==> inputs of run a <==
## system_bus
module system_bus
	#(parameter DATA_WIDTH = 8, 
	parameter ADDR_WIDTH = 14, 
	parameter NO_OF_MASTER = 4, 
	parameter NO_OF_SLAVE = 8,
	parameter [NO_OF_SLAVE*ADDR_WIDTH-1:0] SLAVE_BASE_ADDR = {14'd10, 14'd20, 14'd30, 14'd40, 14'd50, 14'd60, 14'd70, 14'd80}, 
	parameter [NO_OF_SLAVE*ADDR_WIDTH-1:0] SLAVE_END_ADDR = {14'd19, 14'd29, 14'd39, 14'd49, 14'd59, 14'd69, 14'd79, 14'd89}
	) 
	(
	input clk,
	input reset_n,
	input [ADDR_WIDTH*NO_OF_MASTER-1:0]  addr_avm, 
	output [DATA_WIDTH*NO_OF_MASTER-1:0]  readdata_avm,
	input [DATA_WIDTH*NO_OF_MASTER-1:0]  writedata_avm, 
	input [NO_OF_MASTER-1:0]  readen_avm,
	input [NO_OF_MASTER-1:0]  writeen_avm,
	output [NO_OF_MASTER-1:0]  readvalid_avm,
	output [NO_OF_MASTER-1:0]  writevalid_avm,
	input [NO_OF_MASTER-1:0]  waitrequest_avm,
	input [4*NO_OF_MASTER-1:0]priority_no,
	output [ADDR_WIDTH*NO_OF_SLAVE-1:0]  addr_avs,
	input [DATA_WIDTH*NO_OF_SLAVE-1:0]  readdata_avs,
	output [DATA_WIDTH*NO_OF_SLAVE-1:0]  writedata_avs,
	output [NO_OF_SLAVE-1:0]  readen_avs,
	output [NO_OF_SLAVE-1:0]  writeen_avs,
	input [NO_OF_SLAVE-1:0]  readvalid_avs,
	input [NO_OF_SLAVE-1:0]  writevalid_avs,
	output reg [NO_OF_SLAVE-1:0]  waitrequest_avs
	);
export LEC_CHECK = 0
export ABC_AREA = 1
export CAP_MARGIN = 15
export CELL_PAD_IN_SITES_DETAIL_PLACEMENT = 1
export CELL_PAD_IN_SITES_GLOBAL_PLACEMENT = 0
export CORE_ASPECT_RATIO = 0.61
export CORE_MARGIN = 4
export CORE_UTILIZATION = 40
export GPL_TIMING_DRIVEN = 1
export MAX_ROUTING_LAYER = met4
export MIN_ROUTING_LAYER = met2
export SLEW_MARGIN = 5
create_clock -name core_clock -period 4.36 [get_ports {clk}]
run.sh (not shown) runs the stock make flow with config.mk's settings and CLKGATE_MAP_FILE=.
==> run b: changes against run a <==
- ABC_AREA: 1 -> not set
- CAP_MARGIN: 15 -> 20
- CELL_PAD_IN_SITES_DETAIL_PLACEMENT: 1 -> not set
- CELL_PAD_IN_SITES_GLOBAL_PLACEMENT: 0 -> not set
- CORE_ASPECT_RATIO: 0.61 -> not set
- CORE_MARGIN: 4 -> 2
- GPL_TIMING_DRIVEN: 1 -> not set
- MAX_ROUTING_LAYER: met4 -> not set
- MIN_ROUTING_LAYER: met2 -> not set
- PLACE_DENSITY: not set -> 0.6
- SLEW_MARGIN: 5 -> 20
==> flow/constraint.sdc (replaced) <==
create_clock -name core_clock -period 4.3 [get_ports {clk}]
set_input_delay 0.8600 -clock core_clock [delete_from_list [all_inputs] [get_ports {clk}]]
set_output_delay 0.8600 -clock core_clock [all_outputs]
set_load 0.01 [all_outputs]
==> run summary <==
Notes on the physical design

The floorplan core density is 0.403. The met2 demand-to-capacity share in global routing is 0.604. The final RePlAce weighted congestion is 1.05.

The run stopped with a tool error. The share of synthesized area in the top cell type comes to 0.473. The number of buffers added by the clock tree synthesis step is roughly 66. The flow halted during global routing. The die covers 89500 um2.

The die is 235 um tall. According to the floorplan report, the placeable core area is between 80000 and 90000 um2. The tool reported: "[ERROR GRT-0116] Global routing finished with congestion. Check the congestion regions in the DRC Viewer". For this run, global-route usage on met3 was measured as 0.737. Summing all placed instances gives a cell area of slightly above 40000 um2.

By area the synthesized netlist is led by dfrtp_1 47%, nand2_1 7.8%, inv_1 5.8%.
The numbers above come from run a.

==> run summary <==
Results of an implementation run.

The flow ran to the end and the layout has no timing, DRC or antenna violations. Yosys attributes the largest share of cell area to dfrtp_1 50%, nand2_1 9.9%, nand3_1 4.2%. The maximum resistive drop on vdd is 0.000286 V. The die is approximately 290 um tall. The worst setup path is captured at a flip-flop. The largest fanout on the critical path is 10. The report lists the cells along the critical path as clkdlybuf4s50_1 > nor2b_1 > o21ai_0 > nor3_1 > a311oi_1 > a21boi_0 > buf_4 > nor2_1 > a21oi_1 > o22a_1 > nor4b_1 > buf_4 > nor3_2 > a31o_2. The met2 demand-to-capacity share in global routing is 0.374. Summing all placed instances gives a cell area of 38500 um2. The number of buffers added by the clock tree synthesis step is 73.

The top cell type's share of synthesized area is 0.502. The share of the core area taken by cells at floorplan is 0.404. The registers of the reported paths see a clock transition of about 0.06 ns. The script parses the final routing iteration and logs DRC violations as 0. The leading cell type by number of instances after synthesis is nand2_1. In this run the full chip footprint comes out at 82000 um2. The power of the sequential group is 7.19 mW. In the final routing, the length of wire on met1 measures 43.2 mm.
The numbers above come from run b.


========
==> exp/indigo: inputs <==
system_bus again, from the RTL that the note above started with.
==> flow/design.v (excerpt) <==
module system_bus
	#(parameter DATA_WIDTH = 8, 
	parameter ADDR_WIDTH = 14, 
	parameter NO_OF_MASTER = 4, 
	parameter NO_OF_SLAVE = 8,
	parameter [NO_OF_SLAVE*ADDR_WIDTH-1:0] SLAVE_BASE_ADDR = {14'd10, 14'd20, 14'd30, 14'd40, 14'd50, 14'd60, 14'd70, 14'd80}, 
	parameter [NO_OF_SLAVE*ADDR_WIDTH-1:0] SLAVE_END_ADDR = {14'd19, 14'd29, 14'd39, 14'd49, 14'd59, 14'd69, 14'd79, 14'd89}
	) 
	(
	input clk,
	input reset_n,
	input [ADDR_WIDTH*NO_OF_MASTER-1:0]  addr_avm, 
	output [DATA_WIDTH*NO_OF_MASTER-1:0]  readdata_avm,
	input [DATA_WIDTH*NO_OF_MASTER-1:0]  writedata_avm, 
	input [NO_OF_MASTER-1:0]  readen_avm,
	input [NO_OF_MASTER-1:0]  writeen_avm,
	output [NO_OF_MASTER-1:0]  readvalid_avm,
	output [NO_OF_MASTER-1:0]  writevalid_avm,
	input [NO_OF_MASTER-1:0]  waitrequest_avm,
	input [4*NO_OF_MASTER-1:0]priority_no,
	output [ADDR_WIDTH*NO_OF_SLAVE-1:0]  addr_avs,
	input [DATA_WIDTH*NO_OF_SLAVE-1:0]  readdata_avs,
	output [DATA_WIDTH*NO_OF_SLAVE-1:0]  writedata_avs,
	output [NO_OF_SLAVE-1:0]  readen_avs,
	output [NO_OF_SLAVE-1:0]  writeen_avs,
	input [NO_OF_SLAVE-1:0]  readvalid_avs,
	input [NO_OF_SLAVE-1:0]  writevalid_avs,
	output reg [NO_OF_SLAVE-1:0]  waitrequest_avs
	);
Settings: LEC_CHECK=0, ABC_AREA=1, CAP_MARGIN=25, CELL_PAD_IN_SITES_DETAIL_PLACEMENT=0, CELL_PAD_IN_SITES_GLOBAL_PLACEMENT=1, CORE_ASPECT_RATIO=0.85, CORE_MARGIN=4, CORE_UTILIZATION=17, CTS_CLUSTER_SIZE=72, GPL_ROUTABILITY_DRIVEN=0, HOLD_SLACK_MARGIN=0.02, MAX_ROUTING_LAYER=met5, PLACE_DENSITY_LB_ADDON=0.09, SETUP_SLACK_MARGIN=1.43, SLEW_MARGIN=15, TNS_END_PERCENT=30; clock period 5.33 ns.
==> exp/raven: changes against exp/indigo <==
Settings changed: ABC_AREA 1 to not set, CAP_MARGIN 25 to 20, CELL_PAD_IN_SITES_DETAIL_PLACEMENT 0 to not set, CELL_PAD_IN_SITES_GLOBAL_PLACEMENT 1 to not set, CORE_ASPECT_RATIO 0.85 to not set, CORE_MARGIN 4 to 2, CORE_UTILIZATION 17 to 57, CTS_CLUSTER_SIZE 72 to not set, GPL_ROUTABILITY_DRIVEN 0 to not set, HOLD_SLACK_MARGIN 0.02 to not set, MAX_ROUTING_LAYER met5 to not set, PLACE_DENSITY_LB_ADDON 0.09 to not set, SETUP_SLACK_MARGIN 1.43 to not set, SLEW_MARGIN 15 to 20, TNS_END_PERCENT 30 to not set.
==> flow/constraint.sdc (replaced) <==
create_clock -name core_clock -period 3.19 [get_ports {clk}]
set_input_delay 0.6380 -clock core_clock [delete_from_list [all_inputs] [get_ports {clk}]]
set_output_delay 0.6380 -clock core_clock [all_outputs]
set_load 0.01 [all_outputs]
==> exp/nickel: changes against exp/indigo <==
Settings changed: ABC_AREA 1 to not set, CELL_PAD_IN_SITES_DETAIL_PLACEMENT 0 to not set, CELL_PAD_IN_SITES_GLOBAL_PLACEMENT 1 to 3, CORE_ASPECT_RATIO 0.85 to not set, CORE_MARGIN 4 to 2, CORE_UTILIZATION 17 to 40, CTS_CLUSTER_SIZE 72 to not set, GPL_ROUTABILITY_DRIVEN 0 to not set, HOLD_SLACK_MARGIN 0.02 to not set, MAX_ROUTING_LAYER met5 to not set, PLACE_DENSITY_LB_ADDON 0.09 to not set, SETUP_SLACK_MARGIN 1.43 to not set, SLEW_MARGIN 15 to 5, TNS_END_PERCENT 30 to not set.
==> flow/constraint.sdc (replaced) <==
create_clock -name core_clock -period 8.98 [get_ports {clk}]
set_input_delay 1.7960 -clock core_clock [delete_from_list [all_inputs] [get_ports {clk}]]
set_output_delay 1.7960 -clock core_clock [all_outputs]
set_load 0.01 [all_outputs]
==> exp/yarrow: changes against exp/indigo <==
Settings changed: CELL_PAD_IN_SITES_GLOBAL_PLACEMENT 1 to 0, CORE_MARGIN 4 to 2, CORE_UTILIZATION 17 to 55, GPL_ROUTABILITY_DRIVEN 0 to not set, HOLD_SLACK_MARGIN 0.02 to not set, MAX_ROUTING_LAYER met5 to not set, SETUP_SLACK_MARGIN 1.43 to not set, TNS_END_PERCENT 30 to 5.
==> flow/constraint.sdc (replaced) <==
create_clock -name core_clock -period 2.39 [get_ports {clk}]
set_input_delay 0.4780 -clock core_clock [delete_from_list [all_inputs] [get_ports {clk}]]
set_output_delay 0.4780 -clock core_clock [all_outputs]
set_load 0.01 [all_outputs]
==> results <==
Against exp/yarrow, the via count of exp/indigo is smaller by about 11%. Between exp/raven and exp/yarrow, the lower synthesized area is in exp/raven (gap about 6%, measured against exp/yarrow). The lowest sequential share of layout area belongs to exp/yarrow, the highest to exp/nickel. Against exp/nickel, the synthesized cell count of exp/indigo is larger by about 20%. exp/nickel finished clean. exp/raven completed and failed the layout checks on hold timing, setup timing. exp/indigo completed without violations. exp/yarrow reached the layout checks and failed them: setup timing. Total power: exp/nickel < exp/indigo < exp/raven < exp/yarrow. Clock skew: exp/yarrow > exp/nickel > exp/indigo > exp/raven.
==> figures <==
	exp/nickel	exp/yarrow	exp/raven	exp/indigo
M2 GR Usage	40.6%	58.1%	61.4%	23.0%
Unique cell type count in the Yosys netlist	101	64	101	64
Type of origin of the critical path	primary input	register	primary input	register
Cell area after synthesis	31900 um2	33900 um2	31900 um2	33900 um2
Clock network power	3.19 mW	10.2 mW	8.46 mW	6.16 mW
Vert. Die Dim	286 um	233 um	241 um	419 um
CTS buffer count	75	61	68	89
Final setup violation count	0	71	17	0
Post-Synthesis Cells	3423	4150	3423	4150
Layout Nets	4002	5339	4419	4831
Vias per inst	5.44	5.73	5.99	4.16
GRT Resource Usage Total	24.2%	36.4%	36.3%	14.3%
Run status	finished clean	finished with violations	finished with violations	finished clean
Violated checks	-	setup timing	hold timing, setup timing	-
Combinational fraction of the cell area	35.8%	33.8%	35.1%	32.9%
Power and IR drop assume default switching activity.
